Setup of P:
Design aluDesign, start of the top module:
module aluDesign#(parameter W = 8, N = 4) (clk,rst,CE,MODE,CIN,INP_VALID,CMD,OPA,OPB, ERR,OV,COUT,G,L,E, RES);
    input clk,rst,CE,MODE,CIN;
    input [1:0] INP_VALID;
    input [N-1:0] CMD;
    input [W-1:0] OPA,OPB;
    output reg ERR,OV,COUT,G,L,E;
        output reg [2*W-1:0] RES;
        reg [2*W-1:0] res_comb;
    parameter INV_INP = 2'b00, OPA_VALID = 2'b01, OPB_VALID = 2'b10, OPA_AND_OPB_VALID = 2'b11;
    parameter SHIFT_W = $clog2(W);
    reg [W-1:0] opa_r,opb_r;
    reg [N-1:0] cmd_r;
    reg [1:0] valid_r;
    reg mode_r,cin_r;
    reg cout_comb,ov_comb,g_comb,l_comb,e_comb,err_comb;
    always@(posedge clk,posedge rst) begin
        if(rst) begin
            opa_r <= 0;
            opb_r <= 0;
            cmd_r <= 0;
            valid_r <= 0;
            cin_r <= 0;
            mode_r <= 0;
        end
        else if(CE) begin
            opa_r <= OPA;
            opb_r <= OPB;
            cmd_r <= CMD;
            valid_r <= INP_VALID;
            cin_r <= CIN;
            mode_r <= MODE;
       end
    end
    always@(*) begin
        if(CE) begin
            res_comb = 0;
            err_comb = 0;
            cout_comb = 0;
            ov_comb = 0;
            g_comb = 0;
            l_comb = 0;
            e_comb = 0;
            if(mode_r == 1) begin
                case(valid_r)
                    INV_INP : begin
                        res_comb = 0;
                        err_comb = 1;
                    end
                    OPA_VALID : begin
                        case(cmd_r)
                            4'b0100 : begin
                                res_comb = opa_r + 1;
  ...
For scale: about 1400 cells after synthesis, ~46 flip-flops, about 49 I/O pins, roughly 11000 sq um of cells after synthesis.
clock: 6.0 ns
lec_check: 0
cap_margin: 20
core_margin: 2
core_utilization: 63
cts_cluster_diameter: 223
cts_cluster_size: 98
setup_slack_margin: -0.54
slew_margin: 0
run.sh (not shown) runs the stock make flow with config.mk's settings and CLKGATE_MAP_FILE=.
P completed; timing, DRC and antenna clean
--- input diff P..Q ---
Settings: a change of CTS_CLUSTER_DIAMETER from 223 to 333; a deleted SETUP_SLACK_MARGIN that had been -0.54; an added ABC_AREA of 1; a change of SLEW_MARGIN from 0 to 20; a change of CORE_UTILIZATION from 63 to 59; a change of the clock period (ns, I/O delays scaled along) from 6.0 to 3.9.
==> results <==
For P, the worst-path cell with the longest stage delay was sky130_fd_sc_hd__dfrtp_1, unlike Q, where it was sky130_fd_sc_hd__fa_1.
Taking P as the reference, in Q basic-gate share of the synthesized area counting and, or, nand and nor cells now larger; global-route wire length before repair now larger.
Total met2 wirelength after detailed routing: Q vs P up about 15%
Q finished all stages; layout check result: FAIL, due to negative setup slack.
The power of Q is higher than that of P.
Edits applied to the flow inputs when going from Q to R:
Settings: clearing CTS_CLUSTER_DIAMETER, which used to be 333; clearing ABC_AREA, which used to be 1; clearing CTS_CLUSTER_SIZE, which used to be 98; swapping 59 for 42 in CORE_UTILIZATION; swapping 3.9 for 5.75 in the clock period (ns, I/O delays scaled along).
==> results <==
Nothing crashed in Q and all stages finished; the problem is that the final layout failed, the offending checks being negative setup slack. R finished all stages; the layout is clean. Reported for Q and R, largest buffer count on any clock path turned out identical to the last digit. Against Q, average size of a mapped cell in R rose by more than 10%. R vs. Q: total number of tap cells grew by about 47%; setup slack after layout up 1.67 ns. Of the two values seen for endpoint of the worst setup timing path, RES[15] was produced by R and RES[13] by Q. For R, the top metal layer carrying routed signals was met4, unlike Q, where it was met5.
diff inputs: R => S
Settings: swapping 42 for 59 in CORE_UTILIZATION; putting SETUP_SLACK_MARGIN at 1.19 where nothing was set; swapping 5.75 for 4.42 in the clock period (ns, I/O delays scaled along).
Findings:
Although S finished all stages, its layout failed final checks on negative setup slack. Leakage power figure came out higher on S than on R. Delta (S minus R): post-layout instance area increased about 16%; sequential logic power increased 27%; proportion of power drawn by combinational gates increased 6.9 points.

aluDesign again, from the RTL that the note above started with.
clock: 4.42 ns
lec_check: 0
cap_margin: 0
core_margin: 2
core_utilization: 69
cts_cluster_diameter: 378
cts_cluster_size: 58
setup_slack_margin: -0.26
slew_margin: 20
The baseline stopped in 5_1_grt with GRT-0232.
Edit:
--- a/flow/config.mk
+++ b/flow/config.mk
@@ -8 +8 @@
-export CAP_MARGIN = 0
+export CAP_MARGIN = 20
@@ -10,4 +10,2 @@
-export CORE_UTILIZATION = 69
-export CTS_CLUSTER_DIAMETER = 378
-export CTS_CLUSTER_SIZE = 58
-export SETUP_SLACK_MARGIN = -0.26
+export CORE_UTILIZATION = 40
+export SETUP_SLACK_MARGIN = 0.23
==> flow/constraint.sdc (replaced) <==
create_clock -name core_clock -period 5.75 [get_ports {clk}]
set_input_delay 1.1500 -clock core_clock [delete_from_list [all_inputs] [get_ports {clk}]]
set_output_delay 1.1500 -clock core_clock [all_outputs]
set_load 0.01 [all_outputs]
What happened: Now the flow ran to the end with no violations. Synthesized cell count is unchanged. Area after synthesis stays the same. Die size grows by well over a third.
Edit:
--- a/flow/config.mk
+++ b/flow/config.mk
@@ -10,2 +10,2 @@
-export CORE_UTILIZATION = 40
-export SETUP_SLACK_MARGIN = 0.23
+export CORE_UTILIZATION = 63
+export HOLD_SLACK_MARGIN = -0.1
==> flow/constraint.sdc (replaced) <==
create_clock -name core_clock -period 5.0 [get_ports {clk}]
set_input_delay 1.0000 -clock core_clock [delete_from_list [all_inputs] [get_ports {clk}]]
set_output_delay 1.0000 -clock core_clock [all_outputs]
set_load 0.01 [all_outputs]
With this change the flow finished but failed the layout checks on negative setup slack. Register-to-register slack is worse by 0.74 ns. Sequential share of layout area decreases by 0.65 points. Wire length increases by 9.9%. Synthesized area is unchanged. Cell area increases by 6.9%.
Edit:
--- a/flow/config.mk
+++ b/flow/config.mk
@@ -10,2 +10 @@
-export CORE_UTILIZATION = 63
-export HOLD_SLACK_MARGIN = -0.1
+export CORE_UTILIZATION = 40
==> flow/constraint.sdc (replaced) <==
create_clock -name core_clock -period 6.0 [get_ports {clk}]
set_input_delay 1.2000 -clock core_clock [delete_from_list [all_inputs] [get_ports {clk}]]
set_output_delay 1.2000 -clock core_clock [all_outputs]
set_load 0.01 [all_outputs]
=> This time the run completed with no timing, DRC or antenna violations; cell area fell by 8.2%; cell count grows by 1.5%; setup slack improves by 0.62 ns; clock-buffer cell count went up by 1; clock power drops by 18%; die size climbs by 56%; flip-flop count does not change; maximum frequency is lower by 6.8%; via count decreases by 11%; sequential share of layout area went up by 0.73 points; non-clock buffer count is lower by 89.
No activity file was given, so power comes from the tool's default toggle rates.
